build 54:
==> flow/design.v (excerpt) <==
module FPU_top_level
(
 input 	       clk,
 input 	       nrst,
 input  [31:0] floating_point1,
 input  [31:0] floating_point2,
 input  [2:0]  frm,
 input  [6:0]  funct7,
 output [31:0] floating_point_out,
 output [4:0]  flags
 );
   reg [2:0]   frm2;
   reg [2:0]   frm3;
   reg [6:0]   funct7_2;
   reg [6:0]   funct7_3;
   localparam ADD = 7'b0100000;
   localparam MUL = 7'b0000010;
   reg 	       sign_shifted;
   reg [25:0]  frac_shifted;
   reg 	       sign_not_shifted;
   reg [25:0]  frac_not_shifted;
   reg [7:0]   exp_max;
   reg         mul_sign1;
   reg         mul_sign2;
   reg [7:0]   mul_exp1;
   reg [7:0]   mul_exp2;
   reg [25:0]  product;
   reg         mul_carry_out;
   reg [61:0]  step1_to_step2;
   reg [61:0]  nxt_step1_to_step2;
   reg        add_sign_out;
   reg [25:0] add_sum;
   reg 	      add_carry_out;
   reg [7:0]  add_exp_max;
   reg        mul_sign_out;
   reg [7:0]  sum_exp;
   reg        mul_ovf;
   reg        mul_unf;
   reg        inv;
   reg        inv2;
   reg        inv3;
   reg [37:0] step2_to_step3;
   reg [37:0] nxt_step2_to_step3;
        ADD_step1 addStep1(
			   .floating_point1_in(floating_point1),
			   .floating_point2_in(floating_point2),
			   .sign_shifted(sign_shifted),
			   .frac_shifted(frac_shifted),
			   .sign_not_shifted(sign_not_shifted),
			   .frac_not_shifted(frac_not_shifted),
			   .exp_max(exp_max)
			   );
        MUL_step1 mulStep1(
			   .fp1_in(floating_point1),
			   .fp2_in(floating_point2),
			   .sign1(mul_sign1),
			   .sign2(mul_sign2),
			   .exp1(mul_exp1),
			   .exp2(mul_exp2),
			   .product(product),
			   .carry_out(mul_carry_out)
			   );
   always_comb begin : check_for_invalid_op
      inv = 0;
      if(funct7 == ADD) begin
	 if((floating_point1[30:0] == 31'h7F800000) && 
	    (floating_point2[30:0] == 31'h7F800000) && 
	    (floating_point1[31] ^ floating_point2[31])) begin
	        inv = 1;
  ...
Settings: LEC_CHECK=0, CAP_MARGIN=20, CORE_MARGIN=2, CORE_UTILIZATION=68, CTS_CLUSTER_SIZE=39, SETUP_SLACK_MARGIN=1.53, SLEW_MARGIN=20; clock period 8.77 ns.
run.sh (not shown) runs the stock make flow with config.mk's settings and CLKGATE_MAP_FILE=.
Build 54 got as far as global routing, where a tool error ended the run.
Modified inputs, build 47 compared to build 54
Settings: clearing CTS_CLUSTER_SIZE, which used to be 39; clearing SETUP_SLACK_MARGIN, which used to be 1.53; swapping 68 for 53 in CORE_UTILIZATION; swapping 8.77 for 5.18 in the clock period (ns, I/O delays scaled along).
Notes after the runs:
STATUS run=build 47 STAGES=ALL_DONE FINAL_CHECKS=FAILED CAUSE=negative setup slack
Sort build 47 and build 54 by number of cells in the design after placement asc -> top: build 54
Per the comparison of build 47 with build 54, routability congestion estimate from global placement saw a decrease, core box area rose 29%, area of the synthesized netlist per yosys stat essentially unchanged, width of the die now sits higher.
Count of instances resized after the clock tree is built (build 47 vs. build 54) increases by more than a quarter
Diff build 54 -> build 47: instance area at placement increased about 12%, full die area increased about 28%.
Edits applied to the flow inputs when going from build 47 to build 94:
Settings: changing CORE_UTILIZATION from 53 to 62; setting CTS_CLUSTER_SIZE to 39 for the first time; changing the clock period (ns, I/O delays scaled along) from 5.18 to 7.48.
Findings:
The flow for build 94 finished, though final verification flagged negative setup slack. Comparing build 47 and build 94, the higher routed wire length was measured on build 47. On total routed wire length on the met1 layer: build 94 sits below build 47.
## Diff of input files: build 88 against build 94
Settings: a deleted CTS_CLUSTER_SIZE that had been 39; a change of CORE_UTILIZATION from 62 to 53; a change of the clock period (ns, I/O delays scaled along) from 7.48 to 9.33.
--- outcome ---
- Build 88: flow completed, timing, DRC and antenna clean
- Note that the non-clock buffer count recorded for build 88 amounts to 0.49 times the value seen in build 94.
Here is what was changed in the inputs of build 35 compared with build 88.
Settings: CORE_UTILIZATION changed from 53 to 64; CTS_CLUSTER_SIZE newly set to 97; the clock period (ns, I/O delays scaled along) changed from 9.33 to 6.55.
[summary]
Build 35 never completed, since it errored out during global routing.
Sort build 88 and build 35 by height of the die, descending, and build 88 comes first.
Comparing build 88 and build 35, the higher core utilization before placement is on build 35.
On maximum level of the CTS H-tree, build 88 and build 35 are neck and neck.
What build 88 reported for width of the die has to be multiplied by 0.911 to get the figure for build 35.
Any difference in fraction of synthesis flops using an asynchronous set or reset pin between build 35 and build 88 is small enough to ignore.
Row number of gates given a new drive strength after cts: build 35 higher / build 88 lower
Build 88 -> build 35: area fraction in full adders, half adders and majority gates delta 0, exact match
Setup changes, build 35 to build 9
Settings: putting SETUP_SLACK_MARGIN at 1.53 where nothing was set; swapping 64 for 56 in CORE_UTILIZATION; clearing CTS_CLUSTER_SIZE, which used to be 97; swapping 6.55 for 5.18 in the clock period (ns, I/O delays scaled along).
==> results <==
- In build 9, the number of cells after detailed placement came out 332 above the value in build 35.
- Comparing the two runs side by side, build 9 comes out behind build 35 on core area.
- From the logs: build 9 reached the end of the flow and failed the layout checks with negative setup slack.
- Post-cts hold buffer count of build 35 is on par with build 9.
- Build 9 vs build 35 on half-perimeter wire length of the detailed placement result: build 9 is the higher one.
- Die area | build 9 > build 35
- Diff build 35..build 9 | xor-xnor portion of the synthesized cell area | unchanged

========
FPU_top_level again, from the RTL that the note above started with.
Settings: LEC_CHECK=0, CAP_MARGIN=15, CORE_ASPECT_RATIO=1.15, CORE_MARGIN=2, CORE_UTILIZATION=61, CTS_CLUSTER_DIAMETER=102, CTS_CLUSTER_SIZE=43, MAX_ROUTING_LAYER=met4, PLACE_DENSITY=0.67, SETUP_SLACK_MARGIN=-0.59, SLEW_MARGIN=20, TNS_END_PERCENT=60; clock period 7.69 ns.
The first run completed and failed the layout checks on negative setup slack.
Rerun with:
- CAP_MARGIN: 15 -> 20
- CORE_ASPECT_RATIO: 1.15 -> default
- CORE_UTILIZATION: 61 -> 60
- CTS_CLUSTER_DIAMETER: 102 -> default
- CTS_CLUSTER_SIZE: 43 -> 100
- MAX_ROUTING_LAYER: met4 -> default
- PLACE_DENSITY: 0.67 -> default
- SETUP_SLACK_MARGIN: -0.59 -> default
- TNS_END_PERCENT: 60 -> default
- clock period: 7.69 -> 5.5 ns (I/O delays scaled with it)
The new run failed in global routing (5_1_grt), error ODB-0269. Area after synthesis stays the same. Synthesized cell count stays the same. Die area climbs by 1.6%.
Rerun with:
- CORE_UTILIZATION: 60 -> 66
- CTS_CLUSTER_SIZE: 100 -> default
- SETUP_SLACK_MARGIN: default -> -0.55
- clock period: 5.5 -> 7.67 ns (I/O delays scaled with it)
What happened:
- The changed run produced a layout that fails on negative setup slack
- die area falls by about 9%
- synthesized area stays the same
- synthesized cell count stays the same

========
Starting RTL as in the previous note.
export LEC_CHECK = 0
export CAP_MARGIN = 20
export CORE_MARGIN = 2
export CORE_UTILIZATION = 67
export CTS_CLUSTER_SIZE = 76
export HOLD_SLACK_MARGIN = -0.08
export SETUP_SLACK_MARGIN = -0.53
export SLEW_MARGIN = 20
export TNS_END_PERCENT = 5
create_clock -name core_clock -period 9.47 [get_ports {clk}]
The first run completed, yet does not pass: negative setup slack.
Rerun with:
- CORE_UTILIZATION: 67 -> 59
- CTS_CLUSTER_SIZE: 76 -> default
- HOLD_SLACK_MARGIN: -0.08 -> default
- SETUP_SLACK_MARGIN: -0.53 -> default
- TNS_END_PERCENT: 5 -> default
- clock period: 9.47 -> 5.18 ns (I/O delays scaled with it)
The changed run did not get past 5_1_grt with ODB-0269.
Die area increases by about 13%.
Synthesized area is unchanged.
Synthesized cell count does not change.

========
PW:
FPU_top_level again, from the RTL that the note above started with.
make LEC_CHECK=0 CAP_MARGIN=20 CORE_MARGIN=2 CORE_UTILIZATION=70 CTS_CLUSTER_DIAMETER=381 CTS_CLUSTER_SIZE=34 SLEW_MARGIN=20 TNS_END_PERCENT=5 finish   # period 5.55 ns
PW: aborted in global routing (5_1_grt) (tool error)
Relative to PW, the following input files were edited for AL:
Settings: a deleted TNS_END_PERCENT that had been 5; a deleted CTS_CLUSTER_DIAMETER that had been 381; a deleted CTS_CLUSTER_SIZE that had been 34; a change of CORE_UTILIZATION from 70 to 40; a change of the clock period (ns, I/O delays scaled along) from 5.55 to 9.33.
Notes after the runs:
The final layout from AL, which completed every stage, passed the timing, DRC and antenna checks at the end of the flow.
The flow ended early for PW: it failed with a tool error in global routing (5_1_grt).
Reported for AL and PW, mean area per synthesized cell turned out identical to the last digit.
Delta (AL minus PW): number of buffers added to fix hold violations after cts essentially unchanged, number of gates given a new drive strength after cts decreased 260.

========
== run 1 ==
FPU_top_level again, from the RTL that the note above started with.
Settings: LEC_CHECK=0, ABC_AREA=1, CAP_MARGIN=20, CELL_PAD_IN_SITES_GLOBAL_PLACEMENT=1, CORE_MARGIN=2, CORE_UTILIZATION=71, CTS_CLUSTER_DIAMETER=185, CTS_CLUSTER_SIZE=12, GPL_TIMING_DRIVEN=1, HOLD_SLACK_MARGIN=0.15, MAX_ROUTING_LAYER=met4, PLACE_DENSITY_LB_ADDON=0.2, SLEW_MARGIN=30, TNS_END_PERCENT=60; clock period 8.52 ns.
Run 1: FLW-0024 in global placement without I/O (3_1_place_gp_skip_io) -> run aborted
[inputs] run 2 vs run 1
==> flow/config.mk <==
export PLATFORM = sky130hd
export DESIGN_NAME = FPU_top_level
export DESIGN_NICKNAME = FPU_top_level
export VERILOG_FILES = /design/flow/design.v
export SDC_FILE = /design/flow/constraint.sdc
export NUM_CORES = 4
export LEC_CHECK = 0
export CAP_MARGIN = 20
export CORE_MARGIN = 2
export CORE_UTILIZATION = 66
export SLEW_MARGIN = 20
==> flow/constraint.sdc <==
create_clock -name core_clock -period 7.7 [get_ports {clk}]
set_input_delay 1.5400 -clock core_clock [delete_from_list [all_inputs] [get_ports {clk}]]
set_output_delay 1.5400 -clock core_clock [all_outputs]
set_load 0.01 [all_outputs]
- Although run 2 finished all stages, its layout failed final checks on setup timing.
- Cmp run 1 and run 2 / total cells reported by yosys after synthesis / lower: run 2
- Compared with run 1, in run 2 synthesized cell count moved down, net count after synthesis fell 20%.
- In run 2, simple-gate share of the synthesized area is lower than in run 1.
- Taking run 2 over run 1, the synthesis area per yosys ratio works out to 0.946.
- Re die height: run 2 is 0.85% up on run 1.
- Placement row count essentially unchanged between run 1 and run 2.
- For synthesized area, dividing the value from run 1 by the value from run 2 gives 1.06.
- Re number of enable-type register cells in the synthesized netlist: no difference whatsoever between run 2 and run 1.
- In the tables for run 1 and run 2, post-synthesis share of cell area spent on xor and xnor gates reads higher with run 2.
- Compared with run 1, run 2 shows a area inside the core boundary that is about 0.8% higher.
Relative to run 2, the following input files were edited for run 3:
-- flow/config.mk --
<<< run 2, line 10
export CORE_UTILIZATION = 66
>>> run 3, line 10
export CORE_UTILIZATION = 57
export SETUP_SLACK_MARGIN = 1.29
==> flow/constraint.sdc <==
create_clock -name core_clock -period 9.5 [get_ports {clk}]
set_input_delay 1.9000 -clock core_clock [delete_from_list [all_inputs] [get_ports {clk}]]
set_output_delay 1.9000 -clock core_clock [all_outputs]
set_load 0.01 [all_outputs]
==> comparison <==
- [run 3] first-pass GRT wire length rose about 4% relative to run 2
- Run 3 closes out successfully: all stages finished, all timing, DRC and antenna checks passed.
- Taking run 2 as the reference, in run 3 post-route cell area decreased by 1500 µm² relative to the old numbers, critical-path maximum fanout went down by 1.
- Changes observed in run 3 relative to run 2: wire length saw an increase, final core utilization saw a decrease, post-layout instance count excluding filler cells saw a decrease, via count saw a decrease.
## Diff of input files: run 4 against run 3
-- flow/config.mk --
<<< run 3, line 11
export SETUP_SLACK_MARGIN = 1.29
>>> run 4, line 11
export SETUP_SLACK_MARGIN = -0.53
==> flow/constraint.sdc <==
create_clock -name core_clock -period 6.55 [get_ports {clk}]
set_input_delay 1.3100 -clock core_clock [delete_from_list [all_inputs] [get_ports {clk}]]
set_output_delay 1.3100 -clock core_clock [all_outputs]
set_load 0.01 [all_outputs]
### Flow results
- Looking across run 4 and run 3, the single run that reached the end with no open violations was run 3.
- The flow completed for run 4, but it is not clean: the layout still shows setup timing.
- Diff run 3 -> run 4: first-pass GRT wire length now smaller; die area held.
- The clock latency on the worst-skew pair in run 4 was higher than what run 3 gave.
- Area of all placed cells without fillers: run 4 higher than run 3
- Run 4 — total wire length 10,000 µm lower, run 3 as reference
- [diff] setup slack, run 4 relative to run 3: regression
Here is what was changed in the inputs of run 5 compared with run 4.
-- flow/config.mk --
<<< run 4, line 10
export CORE_UTILIZATION = 57
export SETUP_SLACK_MARGIN = -0.53
>>> run 5, line 10
export CORE_UTILIZATION = 58
export SETUP_SLACK_MARGIN = 1.32
--- outcome ---
- Comparing run 4 and run 5, the higher global-route usage is on run 5.
- Per the comparison of run 5 with run 4, wire length reported by the detailed router grew by about 28%; amount of wire on met2 after detailed routing grew by 12,000 µm; largest net degree at the start of global routing grew by 1.
- The flow for run 5 finished, though final verification flagged setup timing.
- Run 4 → run 5: fraction of area in multi-input gates down 3.0 points, summed negative setup slack over all endpoints down 13.65 ns.

========
Setup of rev 12:
Starting RTL as in the previous note.
export LEC_CHECK = 0
export CAP_MARGIN = 20
export CORE_MARGIN = 2
export CORE_UTILIZATION = 64
export CTS_CLUSTER_DIAMETER = 372
export CTS_CLUSTER_SIZE = 100
export PLACE_DENSITY = 0.38
export SETUP_SLACK_MARGIN = 1.55
export SLEW_MARGIN = 20
create_clock -name core_clock -period 6.56 [get_ports {clk}]
Rev 12 did not finish: a tool error stopped it during 5_1_grt.
What rev 13 does differently from rev 12 at the input level:
- swapping 372 for 333 in CTS_CLUSTER_DIAMETER
- swapping 64 for 40 in CORE_UTILIZATION
- putting TNS_END_PERCENT at 10 where nothing was set
- clearing SETUP_SLACK_MARGIN, which used to be 1.55
- clearing PLACE_DENSITY, which used to be 0.38
- swapping 6.56 for 10.0 in the clock period (ns, I/O delays scaled along)
- The flow did not stop early for rev 13: all stages ran, and the layout cleared the timing, DRC and antenna checks.
- Changes observed in rev 13 relative to rev 12: number of core rows higher; cell total after placement higher.
- Relative to rev 12, floorplan die height increased by 26% in rev 13.
- Between rev 13 and rev 12, the difference in distinct cell type count of the synthesized netlist is negligible.
- Diff rev 12 -> rev 13 | sum of net half-perimeters after detailed placement | down by a little under 10%

========
== build 40 ==
FPU_top_level again, from the RTL that the note above started with.
Settings: LEC_CHECK=0, CAP_MARGIN=15, CORE_ASPECT_RATIO=1.59, CORE_MARGIN=2, CORE_UTILIZATION=47, CTS_CLUSTER_DIAMETER=102, CTS_CLUSTER_SIZE=43, MAX_ROUTING_LAYER=met4, PLACE_DENSITY=0.67, SETUP_SLACK_MARGIN=-0.59, SLEW_MARGIN=20, TNS_END_PERCENT=60; clock period 9.37 ns.
Status build 40: flow complete, layout not clean - setup timing
Relative to build 40, the following input files were edited for build 79:
Settings: changing CORE_UTILIZATION from 47 to 66; changing CAP_MARGIN from 15 to 20; removing PLACE_DENSITY (formerly 0.67); changing CTS_CLUSTER_DIAMETER from 102 to 364; removing SETUP_SLACK_MARGIN (formerly -0.59); removing TNS_END_PERCENT (formerly 60); changing CTS_CLUSTER_SIZE from 43 to 39; removing CORE_ASPECT_RATIO (formerly 1.59); changing the clock period (ns, I/O delays scaled along) from 9.37 to 7.48.
==> comparison <==
Build 79 never completed, since it errored out during global routing. | area of placed instances | build 79 vs build 40 | about 1.1% higher |. Build 79 -> build 40: maximum buffer depth of the clock tree delta 0, exact match. Final estimated routing congestion in global placement grows slightly when moving from build 40 to build 79. Per the comparison of build 79 with build 40, number of clock sinks neither gained nor lost much; starting density of the core went up by 19 points. Side by side, half-perimeter wire length after placement turned out higher in build 79 than in build 40. Die size on build 79 is down relative to build 40. Diff build 79..build 40 | number of nets at floorplan | unchanged. Comparing build 40 against build 79, there is no change at all in average instance area after synthesis.
--- input diff build 79..build 97 ---
Settings: setting SETUP_SLACK_MARGIN to -0.43 for the first time; removing MAX_ROUTING_LAYER (formerly met4); removing CTS_CLUSTER_SIZE (formerly 39); changing CTS_CLUSTER_DIAMETER from 364 to 254; changing the clock period (ns, I/O delays scaled along) from 7.48 to 7.32.
--- outcome ---
Build 97: complete, dirty (setup timing)
Per the comparison of build 97 with build 79, cell area after synthesis did not really move; synthesized area per cell level; floorplan core area was more or less identical.
As far as synthesized instance count goes, build 97 and build 79 are indistinguishable; the numbers are identical.
Reported for build 97 and build 79, share of the core filled by cells before placement turned out identical to the last digit.
Modified inputs, build 90 compared to build 97
Settings: a change of CORE_UTILIZATION from 66 to 40; a deleted CTS_CLUSTER_DIAMETER that had been 254; a deleted SETUP_SLACK_MARGIN that had been -0.43; a change of the clock period (ns, I/O delays scaled along) from 7.32 to 10.0.
[summary]
The flow did not stop early for build 90: all stages ran, and the layout cleared the timing, DRC and antenna checks.
Build 90 against build 97: global-route wire length before repair -about 7%; setup slack up 1650 ps; number of core rows went up 29%; maximum number of pins on one net before global-route repair down 1.
Worst slack at placement, build 90 and build 97: smaller value in build 97
Edits applied to the flow inputs when going from build 90 to build 56:
Settings: an added CTS_CLUSTER_DIAMETER of 281; an added PLACE_DENSITY_LB_ADDON of 0.04; an added CTS_CLUSTER_SIZE of 98; an added SETUP_SLACK_MARGIN of -0.06; a change of SLEW_MARGIN from 20 to 0.
[summary]
- Between build 90 and build 56, hold slack is higher for build 90, build 56 comes in under that.
- Build 56 vs. build 90: number of buffers and inverters on the critical path +2.
- Summary of build 56 over build 90: final area roughly the same; combinational gate area roughly the same; pre-CTS setup slack lower; share of synthesized cell area in and-or and or-and compound cells roughly the same; sequential share of layout area roughly the same.
- Build 90 has a lower wire length on met1 than build 56.
- Looking only at met1 layer usage reported by global route, and setting everything else aside, the lower value of build 90 and build 56 goes to build 90.
- Build 56 reached the end of the flow, and the finished layout is clean on the timing, DRC and antenna checks.
- Logic share of the area essentially unchanged between build 90 and build 56.
[inputs] build 78 vs build 56
Settings: PLACE_DENSITY now 0.7, previously not set; SLEW_MARGIN now 40, was 0; TNS_END_PERCENT now 15, previously not set; PLACE_DENSITY_LB_ADDON no longer set, was 0.04; CORE_UTILIZATION now 63, was 40; CTS_CLUSTER_DIAMETER now 330, was 281.
==> results <==
- Re utilization: build 56 and build 78 aren't equal, and the lower value belongs to build 56.
- Against build 56 as the reference, build 78 delivers a lower cell area.
- Build 56 and build 78 ended up with nearly the same worst-case hold slack.
